run A:
==> flow/design.v (excerpt) <==
module cordic(
    input signed [29:0] i_angle,
    input i_clk,
    input i_rst,
    input i_start,
    output signed [29:0] o_sin,
    output signed [29:0] o_cos,
    output o_done
);
localparam WD_EXT = 28;
localparam WD_INT = 62;
localparam START_VAL = 64'h26dd3b6a10d79a00;
localparam max_i = 8'd62;
reg signed [WD_INT+1:0] x;
reg signed [WD_INT+1:0] y; 
reg signed [WD_INT+1:0] z; 
reg signed [WD_INT+1:0] angle;
reg done;
assign o_done = done;
assign o_sin = y[(WD_INT+1):(WD_INT-WD_EXT)];
assign o_cos = x[(WD_INT+1):(WD_INT-WD_EXT)];
reg [7:0] i;
reg [7:0] state;
localparam 
    s_rst = 8'b0,
    s_work = 8'b1;
wire [WD_INT+1:0] atan [WD_INT:0];
assign atan[0] = 	63'h3243f6a8885a3000;
assign atan[1] = 	63'h1dac670561bb4f00;
assign atan[2] = 	63'hfadbafc96406e80;
assign atan[3] = 	63'h7f56ea6ab0bdb80;
assign atan[4] = 	63'h3feab76e59fbd40;
assign atan[5] = 	63'h1ffd55bba976250;
assign atan[6] = 	63'hfffaaadddb94d8;
assign atan[7] = 	63'h7fff5556eeea5c;
assign atan[8] = 	63'h3fffeaaab7776e;
assign atan[9] = 	63'h1ffffd5555bbbc;
assign atan[10] = 	63'hfffffaaaaadde;
assign atan[11] = 	63'h7fffff555556e;
assign atan[12] = 	63'h3fffffeaaaaaa;
assign atan[13] = 	63'h1ffffffd55554;
assign atan[14] = 	63'hfffffffaaaaa;
assign atan[15] = 	63'h7fffffff5554;
assign atan[16] = 	63'h3fffffffeaaa;
assign atan[17] = 	63'h1ffffffffd54;
assign atan[18] = 	63'hfffffffffaa;
assign atan[19] = 	63'h7fffffffff4;
assign atan[20] = 	63'h3fffffffffe;
assign atan[21] = 	63'h1fffffffffe;
assign atan[22] = 	63'hfffffffffe;
assign atan[23] = 	63'h7ffffffffe;
assign atan[24] = 	63'h3ffffffffe;
assign atan[25] = 	63'h1ffffffffe;
assign atan[26] = 	63'hffffffffe;
assign atan[27] = 	63'h800000000;
assign atan[28] = 	63'h400000000;
  ...
export LEC_CHECK = 0
export CAP_MARGIN = 20
export CORE_MARGIN = 7
export CORE_UTILIZATION = 58
export CTS_CLUSTER_DIAMETER = 358
export CTS_CLUSTER_SIZE = 88
export MIN_ROUTING_LAYER = met2
export SLEW_MARGIN = 0
export TNS_END_PERCENT = 70
create_clock -name core_clock -period 11.0 [get_ports {i_clk}]
run.sh (not shown) runs the stock make flow with config.mk's settings and CLKGATE_MAP_FILE=.
Stage in which a tool error killed run A: global routing.
Input-level comparison between run B and run A:
- a change of CORE_UTILIZATION from 58 to 40
- a deleted TNS_END_PERCENT that had been 70
- a change of CORE_MARGIN from 7 to 2
- a deleted CTS_CLUSTER_SIZE that had been 88
- a deleted CTS_CLUSTER_DIAMETER that had been 358
- a deleted MIN_ROUTING_LAYER that had been met2
- a change of SLEW_MARGIN from 0 to 20
Results
Run B was carried through to the last stage, and its layout satisfied the timing, DRC and antenna checks. Reported for run B and run A, total cells reported by yosys after synthesis turned out identical to the last digit. Taking run A over run B, the area of the placeable core ratio works out to 0.69. Side by side, estimated wirelength of the detail-placed design turned out higher in run B than in run A.
Input-level comparison between run C and run B:
- CORE_UTILIZATION changed from 40 to 20
- the clock period (ns, I/O delays scaled along) changed from 11.0 to 10.4
## What came out
Sort run B and run C by setup slack asc -> top: run B. On standby leakage power: between run B and run C, it ends up lower for run B. Run C: width of the chip is 41% higher than what run B reported. The higher part of the power in the clock network came out of run C. [compare] base=run B new=run C: tap cell count increased by 1166 relative to the old numbers, combinational power now sits higher.
Input-level comparison between run D and run C:
- changing CORE_UTILIZATION from 20 to 40
==> results <==
- Run D went all the way through synthesis, placement and routing and the layout is clean on timing, DRC and antenna.
- Comparing run C and run D, wire length of the first global-routing pass is lower on run D.
- Changes observed in run D relative to run C: first-iteration DRC count shows a reduction of 8.1%; cell area shows a reduction of about 3.5%; number of global-route vias before repair shows a reduction of about 0.9%; part of the total power dissipated in the clock network shows a reduction of 0.5 points.
- Going from run C to run D, critical path depth rose 2, netlist area before placement roughly the same, share of power burned in combinational logic picked up an extra 0.8 points.
- From run C to run D, yosys stat chip area did not move at all.
- In the metrics for run C and run D, the one carrying the higher non-clock buffer count is run D.
- Run D vs run C, endpoint arrival time on the critical path went up by 0.76 ns.
## Diff of input files: run E against run D
- an added ABC_AREA of 1
- an added CTS_CLUSTER_DIAMETER of 333
- a change of CORE_UTILIZATION from 40 to 72
- a change of the clock period (ns, I/O delays scaled along) from 10.4 to 7.28
==> comparison <==
- | run E | all stages done | FAIL | setup timing |
- Run D: flow completed, timing, DRC and antenna clean
- Run E: part of the total power dissipated in the clock network is 3.3 points lower than what run D reported.
- Changes observed in run E relative to run D: share of the core filled by cells before placement moved up, setup skew after layout moved up, buffer and inverter count on the worst path moved up.
- Comparing final worst setup slack for run E and run D, the smaller number came from run E.
- Final period demand of the worst path on run E is ahead of run D.

========
lane 1:
Starting RTL as in the previous note.
Settings: LEC_CHECK=0, CAP_MARGIN=20, CELL_PAD_IN_SITES_GLOBAL_PLACEMENT=1, CORE_ASPECT_RATIO=0.78, CORE_MARGIN=7, CORE_UTILIZATION=43, CTS_CLUSTER_DIAMETER=225, CTS_CLUSTER_SIZE=88, GPL_ROUTABILITY_DRIVEN=0, MAX_ROUTING_LAYER=met5, MIN_ROUTING_LAYER=met2, PLACE_DENSITY_LB_ADDON=0.06, SETUP_SLACK_MARGIN=1.5, SLEW_MARGIN=20, TNS_END_PERCENT=30; clock period 9.76 ns.
The log for lane 1 ends in global routing (5_1_grt) with error GRT-0116, so the run never completed.
Input changes introduced in lane 2 (baseline for comparison: lane 1):
# lane 1
export LEC_CHECK = 0
export CAP_MARGIN = 20
export CELL_PAD_IN_SITES_GLOBAL_PLACEMENT = 1
export CORE_ASPECT_RATIO = 0.78
export CORE_MARGIN = 7
export CORE_UTILIZATION = 43
export CTS_CLUSTER_DIAMETER = 225
export CTS_CLUSTER_SIZE = 88
export GPL_ROUTABILITY_DRIVEN = 0
export MAX_ROUTING_LAYER = met5
export MIN_ROUTING_LAYER = met2
export PLACE_DENSITY_LB_ADDON = 0.06
export SETUP_SLACK_MARGIN = 1.5
export SLEW_MARGIN = 20
export TNS_END_PERCENT = 30
create_clock -name core_clock -period 9.76 [get_ports {i_clk}]
# lane 2
export LEC_CHECK = 0
export CAP_MARGIN = 20
export CELL_PAD_IN_SITES_DETAIL_PLACEMENT = 0
export CORE_MARGIN = 2
export CORE_UTILIZATION = 60
export CTS_CLUSTER_SIZE = 58
export MAX_ROUTING_LAYER = met4
export SLEW_MARGIN = 20
create_clock -name core_clock -period 6.67 [get_ports {i_clk}]
==> results <==
As the logs show, lane 2 stopped at global routing (5_1_grt) after a tool error, so it never reached the end of the flow. Diff lane 1..lane 2 | area share of fa/ha/maj cells after synthesis | unchanged. Number of buffers inserted to repair setup after CTS came out higher on lane 2 than on lane 1. From lane 1 to lane 2, area share of and/or/nand/nor cells after synthesis did not move at all. Lane 1 → lane 2: chip width lost 91 µm, chip height shrank by 20 µm, portion of netlist area occupied by mux cells essentially unchanged, post-synthesis cell area comparable, cell area after placement went up by about 28%. Post-cts sizing count, lane 1 and lane 2: smaller value in lane 1. Summary — placed cell count, lane 2 relative to lane 1: higher, by 994.
Here is what was changed in the inputs of lane 3 compared with lane 2.
# lane 2
export LEC_CHECK = 0
export CAP_MARGIN = 20
export CELL_PAD_IN_SITES_DETAIL_PLACEMENT = 0
export CORE_MARGIN = 2
export CORE_UTILIZATION = 60
export CTS_CLUSTER_SIZE = 58
export MAX_ROUTING_LAYER = met4
export SLEW_MARGIN = 20
create_clock -name core_clock -period 6.67 [get_ports {i_clk}]
# lane 3
export LEC_CHECK = 0
export ABC_AREA = 1
export CAP_MARGIN = 20
export CORE_MARGIN = 2
export CORE_UTILIZATION = 72
export CTS_CLUSTER_DIAMETER = 366
export CTS_CLUSTER_SIZE = 96
export SLEW_MARGIN = 20
create_clock -name core_clock -period 5.3 [get_ports {i_clk}]
==> comparison <==
clock tree synthesis (4_1_cts): lane 3 exited with error
| post-synthesis sequential area ratio | lane 3 vs lane 2 | 1.5 points lower |
The number of distinct standard cells referenced by the synthesized netlist of lane 3 falls short of that of lane 2 by 46.
When lane 3 is set beside lane 2, its number of standard cells after synthesis turns out to be 2129 larger.
Lane 3 vs lane 2, number of nets at floorplan went up by 2129.
Lane 3 ends up with a initial cell density of the core that is 12 points higher than in lane 2.
Compared with lane 2, lane 3 shows adder and majority gate portion of the synthesized area lower by 0.79 points.
Setup changes, lane 3 to lane 4
# lane 3
export LEC_CHECK = 0
export ABC_AREA = 1
export CAP_MARGIN = 20
export CORE_MARGIN = 2
export CORE_UTILIZATION = 72
export CTS_CLUSTER_DIAMETER = 366
export CTS_CLUSTER_SIZE = 96
export SLEW_MARGIN = 20
create_clock -name core_clock -period 5.3 [get_ports {i_clk}]
# lane 4
export LEC_CHECK = 0
export ABC_AREA = 1
export CAP_MARGIN = 20
export CORE_ASPECT_RATIO = 0.5
export CORE_MARGIN = 2
export CORE_UTILIZATION = 72
export CTS_CLUSTER_DIAMETER = 333
export PLACE_DENSITY = 0.37
export SLEW_MARGIN = 20
create_clock -name core_clock -period 5.68 [get_ports {i_clk}]
==> results <==
Lane 4: aborted in global routing (5_1_grt) (tool error)
Per-instance average area after synthesis: lane 3 vs lane 4 identical
Taking lane 3 as the reference, in lane 4 width of the chip went up; full die area stayed essentially flat; weighted congestion reported at the end of routability-driven placement went up 3.0%; number of standard-cell rows in the floorplan down 25; cell count after placement went down by about 13%.
Comparing lane 4 and lane 3, initial standard-cell utilization of the core is higher on lane 4.
[inputs] lane 5 vs lane 4
# lane 4
export LEC_CHECK = 0
export ABC_AREA = 1
export CAP_MARGIN = 20
export CORE_ASPECT_RATIO = 0.5
export CORE_MARGIN = 2
export CORE_UTILIZATION = 72
export CTS_CLUSTER_DIAMETER = 333
export PLACE_DENSITY = 0.37
export SLEW_MARGIN = 20
create_clock -name core_clock -period 5.68 [get_ports {i_clk}]
# lane 5
export LEC_CHECK = 0
export CAP_MARGIN = 20
export CORE_MARGIN = 2
export CORE_UTILIZATION = 66
export CTS_CLUSTER_DIAMETER = 366
export SLEW_MARGIN = 20
create_clock -name core_clock -period 5.3 [get_ports {i_clk}]
Lane 5 did not make it past detailed placement (3_5_place_dp), where a tool error ended it. Taking lane 4 as the reference point, the share of synthesized area spent on multiplexers of lane 5 rises by 6.3 points. Netlist area before placement of lane 5 falls short of that of lane 4 by a little under 10%. Lane 5: post-synthesis share of cell area spent on and-or and or-and gates is 12 points higher than what lane 4 reported. Relative to lane 4, number of nets at floorplan has decreased by about 30% in lane 5. Die outline area on lane 5 is ahead of lane 4. Lane 4 has a lower distinct cell type count after synthesis than lane 5. Comparing lane 4 against lane 5, there is no change at all in number of input and output port buffers inserted.
Power is estimated from default activity; no workload was simulated.
